run A:
## ifft_top
module ifft_top 
     (
         input   wire           clk           ,                 
         input   wire           rst           ,                 
		 input   wire           ifft_enable   ,                 
		 input   wire  [15:0]   in_0_real     ,                 
         input   wire  [15:0]   in_1_real     ,                 
         input   wire  [15:0]   in_2_real     ,                 
         input   wire  [15:0]   in_3_real     ,                 
         input   wire  [15:0]   in_4_real     ,                 
         input   wire  [15:0]   in_5_real     ,                 
         input   wire  [15:0]   in_6_real     ,                 
         input   wire  [15:0]   in_7_real     ,                 
         input   wire  [15:0]   in_8_real     ,                 
         input   wire  [15:0]   in_9_real     ,                 
         input   wire  [15:0]   in_10_real    ,                 
         input   wire  [15:0]   in_11_real    ,                 
		 input   wire  [15:0]   in_0_imag     ,                 
         input   wire  [15:0]   in_1_imag     ,                 
         input   wire  [15:0]   in_2_imag     ,                 
         input   wire  [15:0]   in_3_imag     ,                 
         input   wire  [15:0]   in_4_imag     ,                 
         input   wire  [15:0]   in_5_imag     ,                 
         input   wire  [15:0]   in_6_imag     ,                 
         input   wire  [15:0]   in_7_imag     ,                 
         input   wire  [15:0]   in_8_imag     ,                 
         input   wire  [15:0]   in_9_imag     ,                 
         input   wire  [15:0]   in_10_imag    ,                 
         input   wire  [15:0]   in_11_imag    ,                 
		 output  wire  [15:0]   ifft_out_real ,                 
		 output  wire  [15:0]   ifft_out_imag ,                 
		 output  wire           finish                          
     );
Size: roughly 1200 flip-flops, about 420 I/O pins.
clock: 7.48 ns
lec_check: 0
cap_margin: 20
core_margin: 2
core_utilization: 69
cts_cluster_size: 24
max_routing_layer: met4
setup_slack_margin: 0.4
slew_margin: 20
run.sh (not shown) runs the stock make flow with config.mk's settings and CLKGATE_MAP_FILE=.
Run A did not make it past global routing (5_1_grt), where a tool error ended it.
Here is what was changed in the inputs of run B compared with run A.
--- a/flow/config.mk
+++ b/flow/config.mk
@@ -8,7 +8,4 @@
 export CAP_MARGIN = 20
 export CORE_MARGIN = 2
-export CORE_UTILIZATION = 69
-export CTS_CLUSTER_SIZE = 24
-export MAX_ROUTING_LAYER = met4
-export SETUP_SLACK_MARGIN = 0.4
+export CORE_UTILIZATION = 40
 export SLEW_MARGIN = 20
==> flow/constraint.sdc <==
create_clock -name core_clock -period 13.5 [get_ports {clk}]
set_input_delay 2.7000 -clock core_clock [delete_from_list [all_inputs] [get_ports {clk}]]
set_output_delay 2.7000 -clock core_clock [all_outputs]
set_load 0.01 [all_outputs]
### Flow results
Synthesized instance count: run B vs run A identical. Compared with run A, run B shows a lower count of cells resized by post-cts repair. Of run B and run A, only run A never reached the final stage. Of run B and run A, the lower die size belongs to run A. From run A to run B, post-synth tally of flip-flops with integrated enable did not move at all. The number of cells in the design after placement of run B is higher than that of run A. Compared with run A, in run B x dimension of the die rose 110 um; post-cts hold-fix buffer tally about even.
Modified inputs, run C compared to run B
--- a/flow/config.mk
+++ b/flow/config.mk
@@ -8,4 +8,5 @@
 export CAP_MARGIN = 20
 export CORE_MARGIN = 2
-export CORE_UTILIZATION = 40
+export CORE_UTILIZATION = 58
+export SETUP_SLACK_MARGIN = 2.37
 export SLEW_MARGIN = 20
==> flow/constraint.sdc <==
create_clock -name core_clock -period 8.15 [get_ports {clk}]
set_input_delay 1.6300 -clock core_clock [delete_from_list [all_inputs] [get_ports {clk}]]
set_output_delay 1.6300 -clock core_clock [all_outputs]
set_load 0.01 [all_outputs]
Notes after the runs:
Run C finished all stages; however, its layout fails the closing checks, the failures being negative setup slack.
Run C: arrival time reported for the critical path endpoint is 0.12 ns lower than what run B reported.
The die of run C is smaller than the one used in run B.
Global-route usage over all layers (higher): run C
Run C ended up with a higher global-route wire length before repair than run B did.
When run C is set beside run B, its initial core utilization turns out to be 18 points larger.
The final reports for run C and run B show utilization after layout higher in the former.
Going from run B to run C, final cell count fell by 2.5%, fraction of the cycle the final worst path needs rose by 50 points.
Share of cell area taken by flip-flops and latches was higher in the run labelled run B.
The hold slack of run C and that of run B are within noise of each other.
Input changes introduced in run D (baseline for comparison: run C):
--- a/flow/config.mk
+++ b/flow/config.mk
@@ -9,4 +9,4 @@
 export CORE_MARGIN = 2
 export CORE_UTILIZATION = 58
-export SETUP_SLACK_MARGIN = 2.37
+export SETUP_SLACK_MARGIN = 1.39
 export SLEW_MARGIN = 20
==> flow/constraint.sdc <==
create_clock -name core_clock -period 8.76 [get_ports {clk}]
set_input_delay 1.7520 -clock core_clock [delete_from_list [all_inputs] [get_ports {clk}]]
set_output_delay 1.7520 -clock core_clock [all_outputs]
set_load 0.01 [all_outputs]
## What came out
Although run C finished all stages, its layout failed final checks on negative setup slack. Although it ran to completion, run D produced a layout that fails the final checks because of negative setup slack. Comparing met1 capacity usage during global routing for run C and run D, the smaller number came from run C. Taking run C as the reference point, the via count of the first global-routing pass of run D falls by 804. [compare] base=run C new=run D: setup fix buffers added after clock tree synthesis picked up an extra about 10%; maximum resistive drop on vdd lost 14%.

* * *

Starting RTL as in the previous note.
clock: 12.9 ns
lec_check: 0
cap_margin: 20
core_margin: 2
core_utilization: 71
cts_cluster_diameter: 131
cts_cluster_size: 24
hold_slack_margin: 0.3
setup_slack_margin: 1.89
slew_margin: 20
tns_end_percent: 60
The baseline finished but failed the layout checks on negative setup slack.
Change:
Settings changed: CORE_UTILIZATION 71 to 62, CTS_CLUSTER_DIAMETER 131 to not set, CTS_CLUSTER_SIZE 24 to not set, HOLD_SLACK_MARGIN 0.3 to not set, SETUP_SLACK_MARGIN 1.89 to not set, TNS_END_PERCENT 60 to not set.
Clock period 12.9 ns to 15.1 ns, I/O delays scaled along.
Outcome:
- This time the run finished with timing, DRC and antenna clean
- total power is higher by a few percent
- clock skew went up by 0.050 ns
- worst setup slack gains 0.59 ns
- wire length shrinks by a few percent
Change:
Settings changed: CORE_UTILIZATION 62 to 58, SETUP_SLACK_MARGIN set to 2.52.
Clock period 15.1 ns to 8.72 ns, I/O delays scaled along.
The new run produced a layout that fails on negative setup slack. Utilization went up by 2.1 points. Via count grows by 4.5%. Sequential share of layout area goes down by 3.2 points. Worst setup slack degrades by 4.0 ns. Sequential cell count does not change. Routed wire length grows by 5.1%.
Change:
Settings changed: CORE_UTILIZATION 58 to 9, SETUP_SLACK_MARGIN 2.52 to not set.
Clock period 8.72 ns to 16.3 ns, I/O delays scaled along.
Result: The new run ran to the end with no violations. Combinational power came out lower by well over a third. Synthesized area is unchanged. Wire length increases by a few percent. Synthesized cell count does not change. Utilization goes down by 62 points. Critical path depth decreases by 6.

* * *

Setup of before:
ifft_top again, from the RTL that the note above started with.
clock: 13.0 ns
lec_check: 0
cap_margin: 20
core_margin: 2
core_utilization: 71
cts_cluster_size: 54
setup_slack_margin: 1.39
slew_margin: 20
before -> stages 100% | layout checks FAIL | negative setup slack
Edits applied to the flow inputs when going from before to after:
- removing SETUP_SLACK_MARGIN (formerly 1.39)
- removing CTS_CLUSTER_SIZE (formerly 54)
- changing CORE_UTILIZATION from 71 to 44
- changing the clock period (ns, I/O delays scaled along) from 13.0 to 11.0
Findings:
- after had finished all stages when the layout checks came back failing, citing negative setup slack.
- after: sum of met3 wire segment lengths after detailed routing 54% below before
- Of after and before, after shows the higher switching power, with before below it.
- The setup TNS in after was lower than what before gave.
- [compare] base=before new=after: cell area after layout increased by about 4% relative to the old numbers, die size increased by 70000 sq um relative to the old numbers.
- Comparing after and before, power in the clock group is higher on after.
- Compared after vs before, and standby leakage power is up in after.
- Placed instance area (after vs. before) increases by a few percent
- before -> after: post-synthesis compound-gate area fraction delta 0, exact match

* * *

ifft_top again, from the RTL that the note above started with.
make LEC_CHECK=0 ABC_AREA=1 CAP_MARGIN=20 CORE_MARGIN=5 CORE_UTILIZATION=40 CTS_CLUSTER_DIAMETER=72 CTS_CLUSTER_SIZE=49 GPL_TIMING_DRIVEN=0 HOLD_SLACK_MARGIN=0.04 MIN_ROUTING_LAYER=met1 PLACE_DENSITY_LB_ADDON=0.28 SETUP_SLACK_MARGIN=0.9 SLEW_MARGIN=20 TNS_END_PERCENT=80 finish   # period 7.79 ns
The starting point completed and failed the layout checks on negative setup slack.
Rerun with:
- ABC_AREA: 1 -> not set
- CORE_MARGIN: 5 -> 2
- CTS_CLUSTER_DIAMETER: 72 -> not set
- CTS_CLUSTER_SIZE: 49 -> not set
- GPL_TIMING_DRIVEN: 0 -> not set
- HOLD_SLACK_MARGIN: 0.04 -> not set
- MIN_ROUTING_LAYER: met1 -> not set
- PLACE_DENSITY_LB_ADDON: 0.28 -> not set
- SETUP_SLACK_MARGIN: 0.9 -> 1.77
- TNS_END_PERCENT: 80 -> not set
- clock period: 7.79 -> 13.5 ns (I/O delays scaled with it)
The new run completed without violations.
Die area came out lower by 4.8%.
Final area came out lower by 4.8%.
Clock-buffer cell count came out higher by 66.
Cell count came out lower by about 10%.
Wire length came out lower by 20%.
Utilization came out lower by 1.2 points.
Clock power came out lower by about 28%.
Total power came out lower by about 38%.
Rerun with:
- CORE_UTILIZATION: 40 -> 52
- CTS_CLUSTER_DIAMETER: not set -> 398
- SETUP_SLACK_MARGIN: 1.77 -> not set
- clock period: 13.5 -> 13.0 ns (I/O delays scaled with it)
Result: Now the flow finished but failed the layout checks on negative setup slack; cell area rose slightly; worst setup slack degrades by 350 ps; via count rose by a few percent; wire length increases by a few percent; non-clock buffer count came out higher by 316; total power is higher by a few percent; final cell count goes down by a few percent.
Rerun with:
- CORE_UTILIZATION: 52 -> 71
- CTS_CLUSTER_DIAMETER: 398 -> not set
- CTS_CLUSTER_SIZE: not set -> 54
- PLACE_DENSITY_LB_ADDON: not set -> 0.01
- SETUP_SLACK_MARGIN: not set -> 3.84
- TNS_END_PERCENT: not set -> 40
The changed run produced a layout that fails on negative setup slack; core utilization rises by 23 points; wire length goes up by about 7.5%; power went down by about 1.1%; clock power decreases by about 3%; maximum frequency decreases by 1.4%.

* * *

wip/umber:
ifft_top again, from the RTL that the note above started with.
Settings: LEC_CHECK=0, ABC_AREA=0, CAP_MARGIN=20, CELL_PAD_IN_SITES_GLOBAL_PLACEMENT=0, CORE_MARGIN=2, CORE_UTILIZATION=65, CTS_CLUSTER_DIAMETER=116, HOLD_SLACK_MARGIN=0.13, MAX_ROUTING_LAYER=met5, PLACE_DENSITY_LB_ADDON=0.25, SETUP_SLACK_MARGIN=1.21, SLEW_MARGIN=20, TNS_END_PERCENT=65; clock period 22.1 ns.
### wip/umber -> wip/violet
- CORE_UTILIZATION changed from 65 to 68
- CTS_CLUSTER_DIAMETER removed (was 116)
- ABC_AREA removed (was 0)
- TNS_END_PERCENT removed (was 65)
- MAX_ROUTING_LAYER removed (was met5)
- HOLD_SLACK_MARGIN removed (was 0.13)
- SETUP_SLACK_MARGIN removed (was 1.21)
- PLACE_DENSITY_LB_ADDON removed (was 0.25)
- CELL_PAD_IN_SITES_GLOBAL_PLACEMENT removed (was 0)
- the clock period (ns, I/O delays scaled along) changed from 22.1 to 9.08
--- outcome ---
- Summary of wip/violet over wip/umber: final sum of negative setup slack went down; flop-to-flop setup slack decreased by 9740 ps relative to the old numbers; number of ordinary and repair buffers in the finished layout saw an increase; synthesized netlist cell count essentially unchanged; hold slack picked up an extra 23 ps.
- Of wip/umber and wip/violet, only wip/umber finishes the flow clean.
- STATUS run=wip/violet STAGES=ALL_DONE FINAL_CHECKS=FAILED CAUSE=setup timing
- Relative to wip/umber, the worst setup margin of wip/violet is lower by 6380 ps.
- wip/umber reports its endpoint of the worst setup timing path as ifft_out_imag[13] while wip/violet reports ifft_out_imag[14].
- The post-route clock period utilization of wip/violet exceeds that of wip/umber by 52 points.
- wip/violet falls short of wip/umber in wire length of the first global-routing pass.
## Diff of input files: wip/ember against wip/violet
- an added ABC_AREA of 1
- an added CTS_CLUSTER_DIAMETER of 373
- a change of the clock period (ns, I/O delays scaled along) from 9.08 to 6.77
Findings:
wip/ember: all stages done; final checks FAILED (setup timing). From the logs: wip/violet reached the end of the flow and failed the layout checks with setup timing. The higher die size of wip/violet and wip/ember is in wip/ember. Area taken by flip-flops and latches came out exactly the same in wip/violet and wip/ember. The power reported for wip/ember is greater than that of wip/violet by 36%. Of wip/violet and wip/ember, the higher global-route wire length before repair belongs to wip/ember. Per the comparison of wip/ember with wip/violet, final worst setup slack shows a reduction of 1120 ps, synthesized chip area reported by yosys now sits higher.
Here is what was changed in the inputs of wip/willow compared with wip/ember.
- TNS_END_PERCENT now 10, previously not set
- CTS_CLUSTER_DIAMETER no longer set, was 373
- CORE_UTILIZATION now 52, was 68
- ABC_AREA no longer set, was 1
- the clock period (ns, I/O delays scaled along) now 13.3, was 6.77
### Flow results
None of the runs wip/ember and wip/willow ends with a clean layout. Every stage of wip/willow finished as expected; the final checks, on the other hand, flagged setup timing, which means the layout fails. Taking wip/ember as the reference, in wip/willow met1 routed wirelength after detailed routing now sits higher, via count now sits lower. The lower met2 track demand over resource in global routing of wip/ember and wip/willow is in wip/willow. Summary of wip/willow over wip/ember: portion of the clock cycle consumed by the worst path in the final layout now smaller; part of the total power dissipated in combinational logic went down by 1.6 points. Post-CTS setup repair buffer count delta for wip/willow relative to wip/ember: 41 lower. Pin count of the biggest net entering global routing (higher): wip/willow.
Modified inputs, wip/sierra compared to wip/willow
- CORE_UTILIZATION changed from 52 to 40
- TNS_END_PERCENT removed (was 10)
- the clock period (ns, I/O delays scaled along) changed from 13.3 to 15.6
[summary]
As of wip/sierra, sequential power had fallen by more than 10% compared to wip/willow.
Total power for wip/sierra: 0.0013 W down relative to wip/willow
wip/sierra completed end to end with timing, DRC and antenna clean.
For the final-layout non-clock buffer area share, wip/sierra came in 2.7 points lower than wip/willow did.
The total leakage power number comes out lower for wip/sierra vs wip/willow.
Diff wip/willow -> wip/sierra: setup slack of the critical path after layout picked up an extra 500 ps; number of buffers added for setup after CTS lower; average footprint of a synthesized cell ~0 delta; switching part of the total power did not really move.
Power figures rest on the tool's default switching activity, not on a simulated workload.
